## SUBWAY
module SUBWAY(
    clk,
    rst_n,
    in_valid,
    init,
    in0,
    in1,
    in2,
    in3,
    out_valid,
    out
);
Size in the first run: ~500 cells after synthesis, about 190 flip-flops, roughly 16 I/O pins.
==> flow/config.mk <==
export PLATFORM = sky130hd
export DESIGN_NAME = SUBWAY
export DESIGN_NICKNAME = SUBWAY
export VERILOG_FILES = /design/flow/design.v
export SDC_FILE = /design/flow/constraint.sdc
export NUM_CORES = 4
export LEC_CHECK = 0
export CAP_MARGIN = 20
export CORE_ASPECT_RATIO = 0.68
export CORE_MARGIN = 2
export CORE_UTILIZATION = 40
export GPL_ROUTABILITY_DRIVEN = 0
export GPL_TIMING_DRIVEN = 0
export HOLD_SLACK_MARGIN = 0.26
export PLACE_DENSITY = 0.73
export SLEW_MARGIN = 20
export TNS_END_PERCENT = 65
==> flow/constraint.sdc <==
create_clock -name core_clock -period 2.5 [get_ports {clk}]
set_input_delay 0.5000 -clock core_clock [delete_from_list [all_inputs] [get_ports {clk}]]
set_output_delay 0.5000 -clock core_clock [all_outputs]
set_load 0.01 [all_outputs]
run.sh (not shown) runs the stock make flow with config.mk's settings and CLKGATE_MAP_FILE=.
Then changed:
Settings changed: ABC_AREA set to 1, CAP_MARGIN 20 to 30, CELL_PAD_IN_SITES_DETAIL_PLACEMENT set to 2, CTS_CLUSTER_DIAMETER set to 53, GPL_ROUTABILITY_DRIVEN 0 to 1, MAX_ROUTING_LAYER set to met5, PLACE_DENSITY 0.73 to not set, PLACE_DENSITY_LB_ADDON set to 0.18.
Result: This time the run finished with negative setup slack left. Worst setup slack is worse by 260 ps. Synthesized area went up by a few percent. First-iteration DRC count went up by a quarter to a third. Non-clock buffer count went up by 8.
Then changed:
Settings changed: ABC_AREA 1 to not set, CAP_MARGIN 30 to 20, CELL_PAD_IN_SITES_DETAIL_PLACEMENT 2 to not set, CORE_ASPECT_RATIO 0.68 to not set, CTS_CLUSTER_DIAMETER 53 to 239, CTS_CLUSTER_SIZE set to 98, GPL_ROUTABILITY_DRIVEN 1 to not set, GPL_TIMING_DRIVEN 0 to not set, HOLD_SLACK_MARGIN 0.26 to not set, MAX_ROUTING_LAYER met5 to not set, PLACE_DENSITY_LB_ADDON 0.18 to 0.01, TNS_END_PERCENT 65 to 10.
What happened: The changed run passed the timing, DRC and antenna checks; hold slack loses 430 ps; sequential share of layout area grows by 2.3 points; cell area shrinks by 3.8%; core utilization shrinks by 0.65 points; via count shrinks by 31%; area after synthesis shrinks by 2.9%; sequential power hardly moves; non-clock buffer count shrinks by 25; worst setup slack gains 310 ps; clock power shrinks by 9.5%.
Then changed:
Settings changed: CTS_CLUSTER_DIAMETER 239 to not set, CTS_CLUSTER_SIZE 98 to not set, PLACE_DENSITY_LB_ADDON 0.01 to not set, TNS_END_PERCENT 10 to not set.
Outcome: Sequential share of layout area stays flat; critical path depth is unchanged; wire length falls by a few percent; cell count is about the same; worst hold slack improves by 420 ps; worst setup slack is better by 8.4 ps; flip-flop count does not change; core utilization is about the same; die area is unchanged; global-route usage drops by 0.60 points; design area barely changes.


== sierra ==
SUBWAY again, from the RTL that the note above started with.
==> flow/design.v (excerpt) <==
module SUBWAY(
    clk,
    rst_n,
    in_valid,
    init,
    in0,
    in1,
    in2,
    in3,
    out_valid,
    out
);
make LEC_CHECK=0 ABC_AREA=1 CAP_MARGIN=20 CORE_MARGIN=2 CORE_UTILIZATION=72 CTS_CLUSTER_DIAMETER=320 PLACE_DENSITY=0.36 SLEW_MARGIN=20 finish   # period 1.44 ns
sierra -> stages 100% | layout checks FAIL | setup timing
Modified inputs, xenon compared to sierra
-- flow/config.mk --
<<< sierra, line 10
export CORE_MARGIN = 2
export CORE_UTILIZATION = 72
export CTS_CLUSTER_DIAMETER = 320
export PLACE_DENSITY = 0.36
export SLEW_MARGIN = 20
>>> xenon, line 10
export CORE_MARGIN = 2
export CORE_UTILIZATION = 72
export CTS_CLUSTER_DIAMETER = 218
export CTS_CLUSTER_SIZE = 98
export SLEW_MARGIN = 20
==> flow/constraint.sdc <==
create_clock -name core_clock -period 1.29 [get_ports {clk}]
set_input_delay 0.2580 -clock core_clock [delete_from_list [all_inputs] [get_ports {clk}]]
set_output_delay 0.2580 -clock core_clock [all_outputs]
set_load 0.01 [all_outputs]
- The flow ran to completion for all of sierra and xenon but xenon, which stopped partway.
- xenon: DPL-0038 in 4_1_cts -> run aborted
- Summary of xenon over sierra: number of different library cells in the post-synthesis netlist comparable; number of cells produced by synthesis ~0 delta; register bit total from synthesis closely matched the old numbers; net count entering floorplan held steady; total number of placement rows roughly the same.
- In the flow results for sierra and xenon, the pre-CTS setup slack is larger on sierra.
- Post-DP HPWL was lower in the run labelled sierra.
- Diff xenon..sierra | chip area in the Yosys report | unchanged
- The number of placed instances, taps included of xenon exceeds that of sierra by 14.
[inputs] willow vs xenon
==> flow/config.mk <==
export PLATFORM = sky130hd
export DESIGN_NAME = SUBWAY
export DESIGN_NICKNAME = SUBWAY
export VERILOG_FILES = /design/flow/design.v
export SDC_FILE = /design/flow/constraint.sdc
export NUM_CORES = 4
export LEC_CHECK = 0
export ABC_AREA = 1
export CAP_MARGIN = 35
export CORE_ASPECT_RATIO = 0.91
export CORE_MARGIN = 2
export CORE_UTILIZATION = 71
export CTS_CLUSTER_DIAMETER = 375
export CTS_CLUSTER_SIZE = 40
export HOLD_SLACK_MARGIN = 0.29
export MAX_ROUTING_LAYER = met5
export PLACE_DENSITY = 0.35
export SETUP_SLACK_MARGIN = -0.03
export SLEW_MARGIN = 20
export TNS_END_PERCENT = 50
Stage in which a tool error killed willow: 5_1_grt.
| horizontal die dimension | willow vs xenon | 5.3% higher |
xenon → willow: final weighted congestion in routability-driven placement shows an increase of about 9%; area fraction in full adders, half adders and majority gates about even; instance area after placement has remained practically unchanged; area of the die now larger.
Count of library flops with an enable pin: xenon vs willow identical
xenon -> willow: count of different cell masters after synthesis delta 0, exact match
Diff xenon..willow | post-synthesis mux area share | unchanged
As far as Yosys chip area goes, xenon and willow are indistinguishable; the numbers are identical.
### willow -> cedar
==> flow/config.mk <==
export PLATFORM = sky130hd
export DESIGN_NAME = SUBWAY
export DESIGN_NICKNAME = SUBWAY
export VERILOG_FILES = /design/flow/design.v
export SDC_FILE = /design/flow/constraint.sdc
export NUM_CORES = 4
export LEC_CHECK = 0
export ABC_AREA = 0
export CAP_MARGIN = 35
export CORE_ASPECT_RATIO = 0.91
export CORE_MARGIN = 2
export CORE_UTILIZATION = 71
export CTS_CLUSTER_DIAMETER = 51
export CTS_CLUSTER_SIZE = 40
export MAX_ROUTING_LAYER = met5
export PLACE_DENSITY_LB_ADDON = 0.1
export SETUP_SLACK_MARGIN = -0.03
export SLEW_MARGIN = 20
export TNS_END_PERCENT = 50
==> flow/constraint.sdc <==
create_clock -name core_clock -period 1.78 [get_ports {clk}]
set_input_delay 0.3560 -clock core_clock [delete_from_list [all_inputs] [get_ports {clk}]]
set_output_delay 0.3560 -clock core_clock [all_outputs]
set_load 0.01 [all_outputs]
Findings:
cedar ran in full, but the layout does not pass; the checks complain about setup timing. Post-synthesis share of cell area spent on and, or, nand and nor gates was lower in willow than in cedar. The share of the core filled by cells before placement reported for cedar is greater than that of willow by 0.95 points. cedar vs willow: hold-fix buffer count after cts down in cedar. Max xor/xnor share of the synthesized area across cedar and willow: cedar. willow -> cedar: mean post-synth cell area increased by more than a quarter. The die used by cedar is smaller than the one used by willow. Yosys chip area, cedar and willow: lower on cedar.


Starting RTL as in the previous note.
clock: 1.78 ns
lec_check: 0
abc_area: 1
cap_margin: 35
cell_pad_in_sites_detail_placement: 2
core_aspect_ratio: 0.91
core_margin: 7
core_utilization: 21
cts_cluster_diameter: 51
cts_cluster_size: 30
max_routing_layer: met5
min_routing_layer: met2
setup_slack_margin: -0.03
slew_margin: 10
tns_end_percent: 50
The first run completed, yet does not pass: negative setup slack.
Change:
==> flow/config.mk (replaced) <==
export PLATFORM = sky130hd
export DESIGN_NAME = SUBWAY
export DESIGN_NICKNAME = SUBWAY
export VERILOG_FILES = /design/flow/design.v
export SDC_FILE = /design/flow/constraint.sdc
export NUM_CORES = 4
export LEC_CHECK = 0
export ABC_AREA = 1
export CAP_MARGIN = 35
export CELL_PAD_IN_SITES_GLOBAL_PLACEMENT = 0
export CORE_ASPECT_RATIO = 1.96
export CORE_MARGIN = 2
export CORE_UTILIZATION = 30
export CTS_CLUSTER_DIAMETER = 394
export CTS_CLUSTER_SIZE = 98
export HOLD_SLACK_MARGIN = 0.02
export MAX_ROUTING_LAYER = met5
export PLACE_DENSITY_LB_ADDON = 0.1
export SETUP_SLACK_MARGIN = -0.18
export SLEW_MARGIN = 20
export TNS_END_PERCENT = 15
The new run reached the layout checks and failed them: negative setup slack.
Cell count shrinks by 15%.
Die area decreases by 36%.
Worst hold slack got worse by 67 ps.
Combinational power shrinks by about 20%.
Final area fell by about 4.6%.
Sequential share of layout area is higher by 2.6 points.
Clock-buffer cell count rises by 4.
Change:
==> flow/config.mk (replaced) <==
export PLATFORM = sky130hd
export DESIGN_NAME = SUBWAY
export DESIGN_NICKNAME = SUBWAY
export VERILOG_FILES = /design/flow/design.v
export SDC_FILE = /design/flow/constraint.sdc
export NUM_CORES = 4
export LEC_CHECK = 0
export ABC_AREA = 1
export CAP_MARGIN = 35
export CELL_PAD_IN_SITES_DETAIL_PLACEMENT = 2
export CORE_ASPECT_RATIO = 0.91
export CORE_MARGIN = 9
export CORE_UTILIZATION = 42
export CTS_CLUSTER_DIAMETER = 51
export CTS_CLUSTER_SIZE = 30
export MAX_ROUTING_LAYER = met4
export MIN_ROUTING_LAYER = met1
export SETUP_SLACK_MARGIN = -0.03
export SLEW_MARGIN = 10
export TNS_END_PERCENT = 50
The new run finished but fails on negative setup slack.
Total power came out higher by about a fifth.
Via count came out higher by roughly a tenth.
Setup slack degrades by 270 ps.
Final cell count came out lower by a few percent.
Synthesized area does not change.
Non-clock buffer count came out higher by 5.
Fmax came out lower by roughly a tenth.
Die area came out lower by roughly a tenth.
Routed wire length came out higher by well over a third.
Design area came out higher slightly.
Change:
--- a/flow/config.mk
+++ b/flow/config.mk
@@ -14 +14 @@
-export CTS_CLUSTER_DIAMETER = 51
+export CTS_CLUSTER_DIAMETER = 301
@@ -15,0 +16 @@
+export GPL_ROUTABILITY_DRIVEN = 0
==> flow/constraint.sdc (replaced) <==
create_clock -name core_clock -period 3.11 [get_ports {clk}]
set_input_delay 0.6220 -clock core_clock [delete_from_list [all_inputs] [get_ports {clk}]]
set_output_delay 0.6220 -clock core_clock [all_outputs]
set_load 0.01 [all_outputs]
=> With this change the flow completed without violations; cell count decreases by about 2.7%; setup slack improved by 930 ps; power decreases by 50%; final area decreases by 6.1%; global-route usage decreases by 2.3 points; via count decreases by about 6.5%; non-clock buffer count decreases by 26; count of clock-buffer cells in the layout increases by 4.
Change:
==> flow/config.mk (replaced) <==
export PLATFORM = sky130hd
export DESIGN_NAME = SUBWAY
export DESIGN_NICKNAME = SUBWAY
export VERILOG_FILES = /design/flow/design.v
export SDC_FILE = /design/flow/constraint.sdc
export NUM_CORES = 4
export LEC_CHECK = 0
export ABC_AREA = 1
export CAP_MARGIN = 20
export CORE_MARGIN = 2
export CORE_UTILIZATION = 62
export SLEW_MARGIN = 20
==> flow/constraint.sdc (replaced) <==
create_clock -name core_clock -period 1.76 [get_ports {clk}]
set_input_delay 0.3520 -clock core_clock [delete_from_list [all_inputs] [get_ports {clk}]]
set_output_delay 0.3520 -clock core_clock [all_outputs]
set_load 0.01 [all_outputs]
Now the flow completed, yet does not pass: negative setup slack.
Clock power increases by 80%.
Count of clock-buffer cells in the layout drops by 2.
Maximum frequency increases by 40%.
Cell area rises by 2.9%.
Die area shrinks by 44%.


SUBWAY again, from the RTL that the note above started with.
// SUBWAY
module SUBWAY(
    clk,
    rst_n,
    in_valid,
    init,
    in0,
    in1,
    in2,
    in3,
    out_valid,
    out
);
make LEC_CHECK=0 CAP_MARGIN=20 CORE_MARGIN=2 CORE_UTILIZATION=72 CTS_CLUSTER_DIAMETER=182 CTS_CLUSTER_SIZE=14 PLACE_DENSITY=0.42 SETUP_SLACK_MARGIN=0.57 SLEW_MARGIN=20 finish   # period 1.98 ns
The first run did not get past 4_1_cts, error DPL-0033.
Rerun with:
--- a/flow/config.mk
+++ b/flow/config.mk
@@ -11,4 +11 @@
-export CTS_CLUSTER_DIAMETER = 182
-export CTS_CLUSTER_SIZE = 14
-export PLACE_DENSITY = 0.42
-export SETUP_SLACK_MARGIN = 0.57
+export CTS_CLUSTER_SIZE = 25
==> flow/constraint.sdc (replaced) <==
create_clock -name core_clock -period 2.27 [get_ports {clk}]
set_input_delay 0.4540 -clock core_clock [delete_from_list [all_inputs] [get_ports {clk}]]
set_output_delay 0.4540 -clock core_clock [all_outputs]
set_load 0.01 [all_outputs]
Effect:
- This time the run completed and failed the layout checks on setup timing
- area after synthesis stays the same
- die area is unchanged
- synthesized cell count does not change
Rerun with:
--- a/flow/config.mk
+++ b/flow/config.mk
@@ -11 +11 @@
-export CTS_CLUSTER_SIZE = 25
+export CTS_CLUSTER_SIZE = 30
==> flow/constraint.sdc (replaced) <==
create_clock -name core_clock -period 1.98 [get_ports {clk}]
set_input_delay 0.3960 -clock core_clock [delete_from_list [all_inputs] [get_ports {clk}]]
set_output_delay 0.3960 -clock core_clock [all_outputs]
set_load 0.01 [all_outputs]
Outcome: The new run produced a layout that fails on setup timing. Cell count is lower by 0.44%. Non-clock buffer count is lower by 3. Final area is lower by 1.4%. Register-to-register slack gets worse by 0.02 ns. Wire length is lower by 17%. Clock-buffer cell count is lower by 1. Worst setup slack gets worse by 0.016 ns. Sequential share of layout area is higher by 0.81 points. Clock skew stays flat.


SUBWAY again, from the RTL that the note above started with.
Settings: LEC_CHECK=0, ABC_AREA=1, CAP_MARGIN=20, CORE_MARGIN=2, CORE_UTILIZATION=72, CTS_CLUSTER_DIAMETER=238, CTS_CLUSTER_SIZE=25, PLACE_DENSITY=0.42, SETUP_SLACK_MARGIN=-0.17, SLEW_MARGIN=20; clock period 1.69 ns.
The baseline completed and failed the layout checks on setup timing.
==> next run, changes <==
- CORE_UTILIZATION: 72 -> 62
- CTS_CLUSTER_DIAMETER: 238 -> default
- CTS_CLUSTER_SIZE: 25 -> default
- PLACE_DENSITY: 0.42 -> default
- SETUP_SLACK_MARGIN: -0.17 -> default
- clock period: 1.69 -> 1.36 ns (I/O delays scaled with it)
After rerunning:
- The new run reached the layout checks and failed them: setup timing
- die size climbs by 15%
- total power climbs by 18%
- wire length drops by 22%
- synthesized cell count stays the same
- final area climbs by 3.0%
- fmax climbs by 10%
- area after synthesis stays the same
- combinational power climbs by about 5%
- utilization drops by 10 points
- global-route usage drops by 10 points


P:
SUBWAY again, from the RTL that the note above started with.
==> flow/config.mk <==
export PLATFORM = sky130hd
export DESIGN_NAME = SUBWAY
export DESIGN_NICKNAME = SUBWAY
export VERILOG_FILES = /design/flow/design.v
export SDC_FILE = /design/flow/constraint.sdc
export NUM_CORES = 4
export LEC_CHECK = 0
export ABC_AREA = 1
export CAP_MARGIN = 40
export CORE_MARGIN = 2
export CORE_UTILIZATION = 72
export CTS_CLUSTER_DIAMETER = 84
export PLACE_DENSITY_LB_ADDON = 0.05
export SETUP_SLACK_MARGIN = 0.25
export SLEW_MARGIN = 20
==> flow/constraint.sdc <==
create_clock -name core_clock -period 1.34 [get_ports {clk}]
set_input_delay 0.2680 -clock core_clock [delete_from_list [all_inputs] [get_ports {clk}]]
set_output_delay 0.2680 -clock core_clock [all_outputs]
set_load 0.01 [all_outputs]
P did not run to completion, as it errored out during clock tree synthesis.
What Q does differently from P at the input level:
Settings: SETUP_SLACK_MARGIN no longer set, was 0.25; CTS_CLUSTER_DIAMETER no longer set, was 84; CORE_UTILIZATION now 71, was 72; CAP_MARGIN now 20, was 40; PLACE_DENSITY_LB_ADDON no longer set, was 0.05; the clock period (ns, I/O delays scaled along) now 1.73, was 1.34.
==> results <==
The flow ran to completion for all of P and Q but P, which stopped partway.
P: aborted in clock tree synthesis (tool error)
From P to Q the numbers moved as follows: placeable core area now sits higher; die width up 0.70 um.
Floorplan die area sits higher in Q than in P.
Modified inputs, R compared to Q
Settings: ABC_AREA no longer set, was 1; CORE_UTILIZATION now 61, was 71; the clock period (ns, I/O delays scaled along) now 2.15, was 1.73.
[summary]
- The combinational power of R is lower than that of Q.
- R vs Q, area growth from synthesis to layout went up by 1.2 points.
- Relative to Q, worst hold slack across all endpoints has gone up in R.
- R: non-clock buffer count 6 below Q
- The flow completed for R, but it is not clean: the layout still shows negative setup slack.
- Looking at global-route usage across Q and R, the one that comes out higher is Q.
- Summary of R over Q: final cell area excluding filler cells decreased by about 1.9% relative to the old numbers; setup slack after layout increased by 190 ps relative to the old numbers; placed cell area decreased by 210 um^2 relative to the old numbers; number of enable flip-flop cells closely matched the old numbers; first-pass GRT wire length decreased by 18% relative to the old numbers.
- Against Q, R comes in about 20% lower on total power.
For S, these inputs were changed with respect to R:
Settings: CORE_UTILIZATION now 72, was 61; CTS_CLUSTER_SIZE now 99, previously not set; ABC_AREA now 1, previously not set; the clock period (ns, I/O delays scaled along) now 1.55, was 2.15.
==> results <==
Final checks on S, whose flow otherwise completed, came back failing, citing negative setup slack. Comparing via count for R and S, the bigger number came from S. Of R and S, the run reporting the lower die extent in x was S. Sort R and S by sum of negative setup slack desc -> top: R. Summed standard-cell area reported by yosys on S is up relative to R. Between R and S, HPWL after detailed placement is higher for S, R comes in under that. When S is set beside R, its share of the clock period used by the worst path turns out to be 35 points larger. Of R and S, the higher average routed wire per standard cell belongs to S.
Setup changes, S to T
Settings: CTS_CLUSTER_DIAMETER newly set to 237; CTS_CLUSTER_SIZE changed from 99 to 95; the clock period (ns, I/O delays scaled along) changed from 1.55 to 1.62.
[summary]
[T] flow finished | final checks: failed | reasons: negative setup slack. Peak supply drop on T is down relative to S. The lower via count of the first global-routing pass of T and S is in S. Re part of the total power dissipated in sequential elements: T is 1.3 points up on S. In the metrics for T and S, the one carrying the higher number of cells in the finished layout apart from fillers is T.
No activity file was given, so power comes from the tool's default toggle rates.
